==> inputs of v36 <==
==> flow/design.v <==
module PIEZO_reality_and_damedame(RESETN,CLK_1MHZ,A,T,SONG );
input RESETN,CLK_1MHZ,A,T;
output SONG;
reg SONG;
reg BUFF,BUFF2;
reg [10:0] freq,freq2;
reg [31:0] CNT_SOUND,CNT_SOUND2;
integer CLK_COUNT,CLK_COUNT2;
integer scale,scale2;
always @(*)
begin
if(A&&~T)
	SONG = BUFF;
else if(~A&&T)
	SONG = BUFF2;	
else 
	SONG =0;
end
always @( posedge CLK_1MHZ)
begin
	case(scale)
		-2: freq <= 0;
		-1: freq <= 0;
		0: freq <= 1012;	 
		1:	freq <= 1516;	  
		2:	freq <= 955;		  
		3: freq <= 1012;	  
		4: freq <= 1136;	  
		5: freq <= 1275;	  
		6: freq <= 1012;	  
		7: freq <= 0;	     
		8: freq <= 1607;	  
		9: freq <= 955;		  
		10: freq <= 1012;	  
		11: freq <= 1136;	  
		12: freq <= 1275;	  
		13: freq <= 1012;	  
		14: freq <= 675;	  
		15: freq <= 758;	  
		16: freq <= 1012;	  
		17: freq <= 0;	 	  
		18: freq <= 1516;	  
		19: freq <= 1351;	  
		20: freq <= 1275;	  
		21: freq <= 1012;	  
		22: freq <= 1136;	  
		23: freq <= 1204;	  
		24: freq <= 1136;	  
		25: freq <= 0;	  
		26: freq <= 1516;	  
		27: freq <= 758;	  
		28: freq <= 851;	  
		29: freq <= 902;	  
		30: freq <= 851;	  
		31: freq <= 0;	  
		32: freq <= 1275;	  
		33: freq <= 851;	  
		34: freq <= 955;	  
		35: freq <= 1012;	  
		36: freq <= 955;	  
		37: freq <= 1012;	  
		38: freq <= 1136;	  
		39: freq <= 0;	 	  
		40: freq <= 1012;	  
		41: freq <= 1516;	  
		42: freq <= 955;	  
		43: freq <= 1012;	  
		44: freq <= 1136;	  
		45: freq <= 1275;	  
		46: freq <= 1012;	  
		47: freq <= 0;	     
		48: freq <= 1607;	  
		49: freq <= 955;	 
		50: freq <= 1012;	  
		51: freq <= 1136;	  
		52: freq <= 1275;	  
		53: freq <= 1012;	  
		54: freq <= 675;	  
		55: freq <= 758;	  
		56: freq <= 1012;	  
		57: freq <= 0;	 	  
		58: freq <= 1516;	  
		59: freq <= 1351;	  
		60: freq <= 1275;	  
		61: freq <= 1012;	  
		62: freq <= 1136;	  
		63: freq <= 1204;	  
		64: freq <= 1136;	  
		65: freq <= 0;	  
		66: freq <= 1516;	  
		67: freq <= 758;	  
		68: freq <= 851;	  
		69: freq <= 902;	  
		70: freq <= 851;	  
		71: freq <= 0;	  
		72: freq <= 1275;	  
		73: freq <= 851;	  
		74: freq <= 955;	  
		75: freq <= 1012;	  
		76: freq <= 1136;	  
		77: freq <= 1275;	  
		78: freq <= 1275;	  
		79: freq <= 0;       
		default: freq <= 0;
	endcase
	case(scale2)
		-2: freq2 <= 0;
		-1: freq2 <= 0;	 
		0: freq2 <= 955;	  
		1: freq2 <= 851;	  
		2: freq2 <= 955;	  
		3: freq2 <= 758;	  
		4: freq2 <= 758;	  
		5: freq2 <= 758;	  
		6: freq2 <= 758;	  
		7: freq2 <= 758;	  
		8: freq2 <= 0;	  
		8: freq2 <= 0;	  
		9: freq2 <= 955;	  
		10: freq2 <= 955;	  
		11: freq2 <= 1012;	
		12: freq2 <= 1012;	
		13: freq2 <= 1012;	
		14: freq2 <= 1012;	
		15: freq2 <= 955;	 
		16: freq2 <= 955;	 
		17: freq2 <= 851;	 
		18: freq2 <= 851;	 
		19: freq2 <= 1136;	  
		20: freq2 <= 1275;	  
		21: freq2 <= 1275;	 
		22: freq2 <= 1275;	 
		23: freq2 <= 1275;	 
		24: freq2 <= 1275;	 
		25: freq2 <= 1275;	 
		26: freq2 <= 1275;	 
		27: freq2 <= 0;	  
		28: freq2 <= 0;	  
		29: freq2 <= 0;	  
		30: freq2 <= 0;	  
		31: freq2 <= 1275;	  
		32: freq2 <= 1431;	  
		33: freq2 <= 1516;	  
		34: freq2 <= 1431;	  
		35: freq2 <= 1431;	  
		36: freq2 <= 1431;	  
		37: freq2 <= 1431;	  
		38: freq2 <= 1431;	  
		39: freq2 <= 0;	  
		40: freq2 <= 0;	  
		41: freq2 <= 1136;	  
		42: freq2 <= 1136;	  
		43: freq2 <= 1012;	 
		44: freq2 <= 1012;	 
		45: freq2 <= 1012;	 
		46: freq2<= 1012;	 
		47: freq2<= 758;	  
		48: freq2 <= 758;	  
		49: freq2 <= 1012;	 
		50: freq2 <= 1012;	 
		51: freq2 <= 851;	 
		52:	freq2 <= 955;	 
		53:	freq2 <= 955;	 
		54:	freq2 <= 955;	 
		55:	freq2 <= 955;	 
		56:	freq2 <= 955;	 
		57:	freq2 <= 955;	 
		58:	freq2 <= 955;	 
		59:	freq2 <= 0;	  
		60:	freq2 <= 0;	  
		61:	freq2 <= 0;	  
		62:	freq2 <= 0;	  
		63:	freq2 <= 955;	 
		64:	freq2 <= 851;	 
		65:	freq2 <= 955;	 
		66:	freq2 <= 758;	  
		67:	freq2 <= 758;	  
		68:	freq2 <= 758;	  
		69:	freq2 <= 758;	  
		70:	freq2 <= 758;	  
		71:	freq2 <= 0;	  
		72:	freq2 <= 0;	  
		73:	freq2 <= 1136;	  
		74:	freq2 <= 1012;	 
		75:	freq2 <= 955;	 
		76:	freq2 <= 955;	 
		77:	freq2 <= 955;	 
		78:	freq2 <= 955;	 
		79:	freq2 <= 851;	 
		80:	freq2 <= 851;	 
		81:	freq2 <= 851;	 
		82:	freq2 <= 851;	 
		83:	freq2 <= 1275;	  
		84:	freq2 <= 1275;	  
		85:	freq2 <= 851;	 
		86:	freq2 <= 851;	 
		87:	freq2 <= 955;	 
		88:	freq2 <= 955;	 
		89:	freq2 <= 955;	 
		90:	freq2 <= 955;	 
		91:	freq2 <= 955;	 
		92:	freq2 <= 955;	 
		93:	freq2 <= 0;	  
		94:	freq2 <= 0;	  
		95:	freq2<= 0;	  
		96:	freq2<= 0;	  
		97:	freq2 <= 1516;	  
		98:	freq2 <= 1431;	  
		99:	freq2 <= 1275;	  
	100:	freq2 <= 1431;	  
	101:	freq2 <= 955;	 
	102:	freq2 <= 955;	 
	103:	freq2 <= 955;	 
	104:	freq2 <= 955;	 
	105:	freq2 <= 955;	 
	106:	freq2 <= 955;	 
	107:	freq2 <= 0;	  
	108:	freq2 <= 0;	  
	109:	freq2 <= 0;	  
	110:	freq2 <= 0;	  
	111:	freq2 <= 0;	  
	112:	freq2 <= 0;	  
	113:	freq2 <= 1516;	 
	114:	freq2<= 1431;	 
	115:	freq2 <= 1275;	  
	116:	freq2 <= 1431;	  
	117:	freq2 <= 851;	 
	118:	freq2 <= 851;	 
	119:	freq2 <= 851;	 
	120:	freq2 <= 851;	 
	121:	freq2 <= 851;	 
	122:	freq2 <= 851;	 
	123:	freq2 <= 0;	  
	124:	freq2 <= 0;	  
	125:	freq2 <= 0;	  
	126:	freq2 <= 0;	  
	127:	freq2 <= 851;	 
	128:	freq2 <= 955;	 
	129:	freq2 <= 1012;	 
	130:	freq2<= 955;	 
	default: freq <= 0;
	endcase		
end
always @(negedge RESETN or posedge CLK_1MHZ)
begin
	if(RESETN==1'b0)
		begin
				scale <= -2;
				BUFF <= 0;
				CNT_SOUND <= 0;
				CLK_COUNT <= 0;
		end
	else
		begin
			if(A)
				begin
					if( scale== -2 || scale == -1||
						 scale == 1|| scale == 2|| scale == 4|| scale == 5 || scale == 7 ||
						 scale == 8|| scale == 9|| scale == 11|| scale == 12|| scale == 15||
						 scale == 17|| scale == 18|| scale == 19|| scale == 20|| scale == 21||
						 scale ==23|| scale ==25|| scale == 26|| scale == 27|| scale == 29||
						 scale ==31|| scale ==32|| scale ==33|| scale ==35 || scale ==37 ||
						 scale ==41|| scale ==42|| scale == 44|| scale == 45|| scale == 47||
						 scale == 48|| scale == 49|| scale == 51|| scale == 52|| scale == 55||
						 scale ==57|| scale ==58|| scale == 59|| scale == 60|| scale == 61||
						 scale ==63|| scale ==65|| scale == 66|| scale == 67|| scale == 69||
						 scale ==71|| scale ==72|| scale == 73|| scale == 75 )
						 begin
								if( (CLK_COUNT < 300000) )         
									begin
										if(CNT_SOUND >= freq)   
											begin
												CNT_SOUND <= 0;   
												BUFF <= ~BUFF;					
												CLK_COUNT <= CLK_COUNT+1; 
											end				
										else   
											begin
												CNT_SOUND <=CNT_SOUND +1;  
												CLK_COUNT <= CLK_COUNT+1;
											end
									end						
								else  
									begin
										CLK_COUNT <= 0;	
										CNT_SOUND <= 0;	
										scale <= scale + 1;
									end
						end
					else if(scale == 3|| scale == 6|| scale ==10|| scale ==22 || scale ==24 ||
						 scale ==28|| scale ==30|| scale == 34|| scale == 39|| scale == 43||
						 scale == 46|| scale == 50|| scale == 62|| scale == 64|| scale == 68 ||scale == 70||
						 scale ==74|| scale ==77|| scale == 79)
							begin
								if( (CLK_COUNT < 600000) )         
									begin
										if(CNT_SOUND >= freq)   
											begin
												CNT_SOUND <= 0;   
												BUFF <= ~BUFF;					
												CLK_COUNT <= CLK_COUNT+1; 
											end				
										else   
											begin
												CNT_SOUND <=CNT_SOUND +1;  
												CLK_COUNT <= CLK_COUNT+1;
											end
									end						
								else  
									begin
										CLK_COUNT <= 0;	
										CNT_SOUND <= 0;
										scale <= scale + 1;
									end
							end	
					else if(scale == 0|| scale ==14|| scale ==36|| scale ==40 || scale ==54 ||
						 scale ==76)
						 begin
								if( (CLK_COUNT < 900000) )         
									begin
										if(CNT_SOUND >= freq)   
											begin
												CNT_SOUND <= 0;   
												BUFF <= ~BUFF;					
												CLK_COUNT <= CLK_COUNT+1; 
											end				
										else   
											begin
												CNT_SOUND <=CNT_SOUND +1;  
												CLK_COUNT <= CLK_COUNT+1;
											end
									end						
								else  
									begin
										CLK_COUNT <= 0;	
										CNT_SOUND <= 0;	
										scale <= scale + 1;
									end
							end
					else if(scale == 13|| scale ==16|| scale ==38|| scale ==53 || scale ==56 ||
						 scale ==78)
						 begin
								if( (CLK_COUNT < 1200000) )         
									begin
										if(CNT_SOUND >= freq)   
											begin
												CNT_SOUND <= 0;   
												BUFF <= ~BUFF;					
												CLK_COUNT <= CLK_COUNT+1; 
											end				
										else   
											begin
												CNT_SOUND <=CNT_SOUND +1;  
												CLK_COUNT <= CLK_COUNT+1;
											end
									end						
								else  
									begin
										CLK_COUNT <= 0;	
										CNT_SOUND <= 0;	
										scale <= scale + 1;
									end
						 end
					else       
						begin
							scale <= -2;
							BUFF  <= 0;
							CNT_SOUND <= 0;
							CLK_COUNT <= 0;
						end
				end
				else 
					begin
							scale <= -2;
							BUFF  <= 0;
							CNT_SOUND <= 0;
							CLK_COUNT <= 0;
					end
			end
end
always @(negedge RESETN or posedge CLK_1MHZ)
begin
	if(RESETN==1'b0)
		begin
				scale2<= -2;
				BUFF2 <= 0;
				CNT_SOUND2 <= 0;
				CLK_COUNT2 <= 0;
		end
	else
		begin	
			if(T)
				begin
					if(scale2 < 131) 
						begin
							if( (CLK_COUNT2 < 250000) )        
											begin
												if(CNT_SOUND2 >= freq2)   
													begin
														CNT_SOUND2 <= 0;   
														BUFF2 <= ~BUFF2;					
														CLK_COUNT2 <= CLK_COUNT2+1; 
													end				
												else   
													begin
														CNT_SOUND2 <=CNT_SOUND2 +1;  
														CLK_COUNT2 <= CLK_COUNT2+1;
													end
												end						
							else 
								begin
									CLK_COUNT2 <= 0;	
									CNT_SOUND2 <= 0;	
									scale2 <= scale2 + 1;
								end
						end
					else
						begin
							CLK_COUNT2 <= 0;	
							CNT_SOUND2 <= 0;	
							scale2 <= -2;
						end
				end
				else
					begin
						scale2<= -2;
						BUFF2 <= 0;
						CNT_SOUND2 <= 0;
						CLK_COUNT2 <= 0;
					end
	  end
end
endmodule
==> flow/run.sh <==
#!/bin/bash
# the make line also repeats each setting of config.mk as NAME=value (left out here)
make -C /OpenROAD-flow-scripts/flow DESIGN_CONFIG=/design/flow/config.mk WORK_HOME=/design/flow/orfs CLKGATE_MAP_FILE= finish
==> flow/config.mk <==
export PLATFORM = sky130hd
export DESIGN_NAME = PIEZO_reality_and_damedame
export DESIGN_NICKNAME = PIEZO_reality_and_damedame
export VERILOG_FILES = /design/flow/design.v
export SDC_FILE = /design/flow/constraint.sdc
export NUM_CORES = 4
export LEC_CHECK = 0
export ABC_AREA = 1
export CAP_MARGIN = 20
export CORE_MARGIN = 3
export CORE_UTILIZATION = 34
export GPL_TIMING_DRIVEN = 0
export MIN_ROUTING_LAYER = met2
export PLACE_DENSITY_LB_ADDON = 0.18
export SETUP_SLACK_MARGIN = 0.02
export SLEW_MARGIN = 20
==> flow/constraint.sdc <==
create_clock -name core_clock -period 4.33 [get_ports {CLK_1MHZ}]
set_input_delay 0.8660 -clock core_clock [delete_from_list [all_inputs] [get_ports {CLK_1MHZ}]]
set_output_delay 0.8660 -clock core_clock [all_outputs]
set_load 0.01 [all_outputs]
==> inputs of v30, as changes to v36 <==
Settings changed: ABC_AREA 1 to not set, CORE_MARGIN 3 to 2, CORE_UTILIZATION 34 to 70, CTS_CLUSTER_DIAMETER set to 349, CTS_CLUSTER_SIZE set to 22, GPL_TIMING_DRIVEN 0 to not set, MIN_ROUTING_LAYER met2 to not set, PLACE_DENSITY_LB_ADDON 0.18 to not set, SETUP_SLACK_MARGIN 0.02 to not set.
==> flow/constraint.sdc (replaced) <==
create_clock -name core_clock -period 3.19 [get_ports {CLK_1MHZ}]
set_input_delay 0.6380 -clock core_clock [delete_from_list [all_inputs] [get_ports {CLK_1MHZ}]]
set_output_delay 0.6380 -clock core_clock [all_outputs]
set_load 0.01 [all_outputs]
==> results <==
	v30	v36
Slowest CP cell	dfstp_2	clkdlybuf4s50_1
Number of clock buffers inserted by TritonCTS	13	26
Final Total Pwr	4687 µW	4474 µW
Core Util, Final	0.8198	0.3943
Status	finished with violations	complete, no violations
Layout check failures	setup timing	-
Fill cells	967	3,753
Count of instantiated cells in the yosys netlist	1,274	1,608
Pre-CTS WS	-0.1086 ns	0.5420 ns
Smallest setup slack after layout	-0.2242 ns	0.5615 ns
Worst endpoint data arrival time	3.82 ns	2.90 ns
Met1 track demand over resource	0.4334	0
Critical setup path kind	reg2reg	in2out
Global routing met3 resource utilization	0.03843	0.3397
Top layer reached by signal wires	met4	met5
Setup Fix Bufs, Post-CTS	1	0
Largest type area fraction	0.2819	0.2672
Die Y-Extent	133.4 µm	196.7 µm
No activity file was given, so power comes from the tool's default toggle rates.
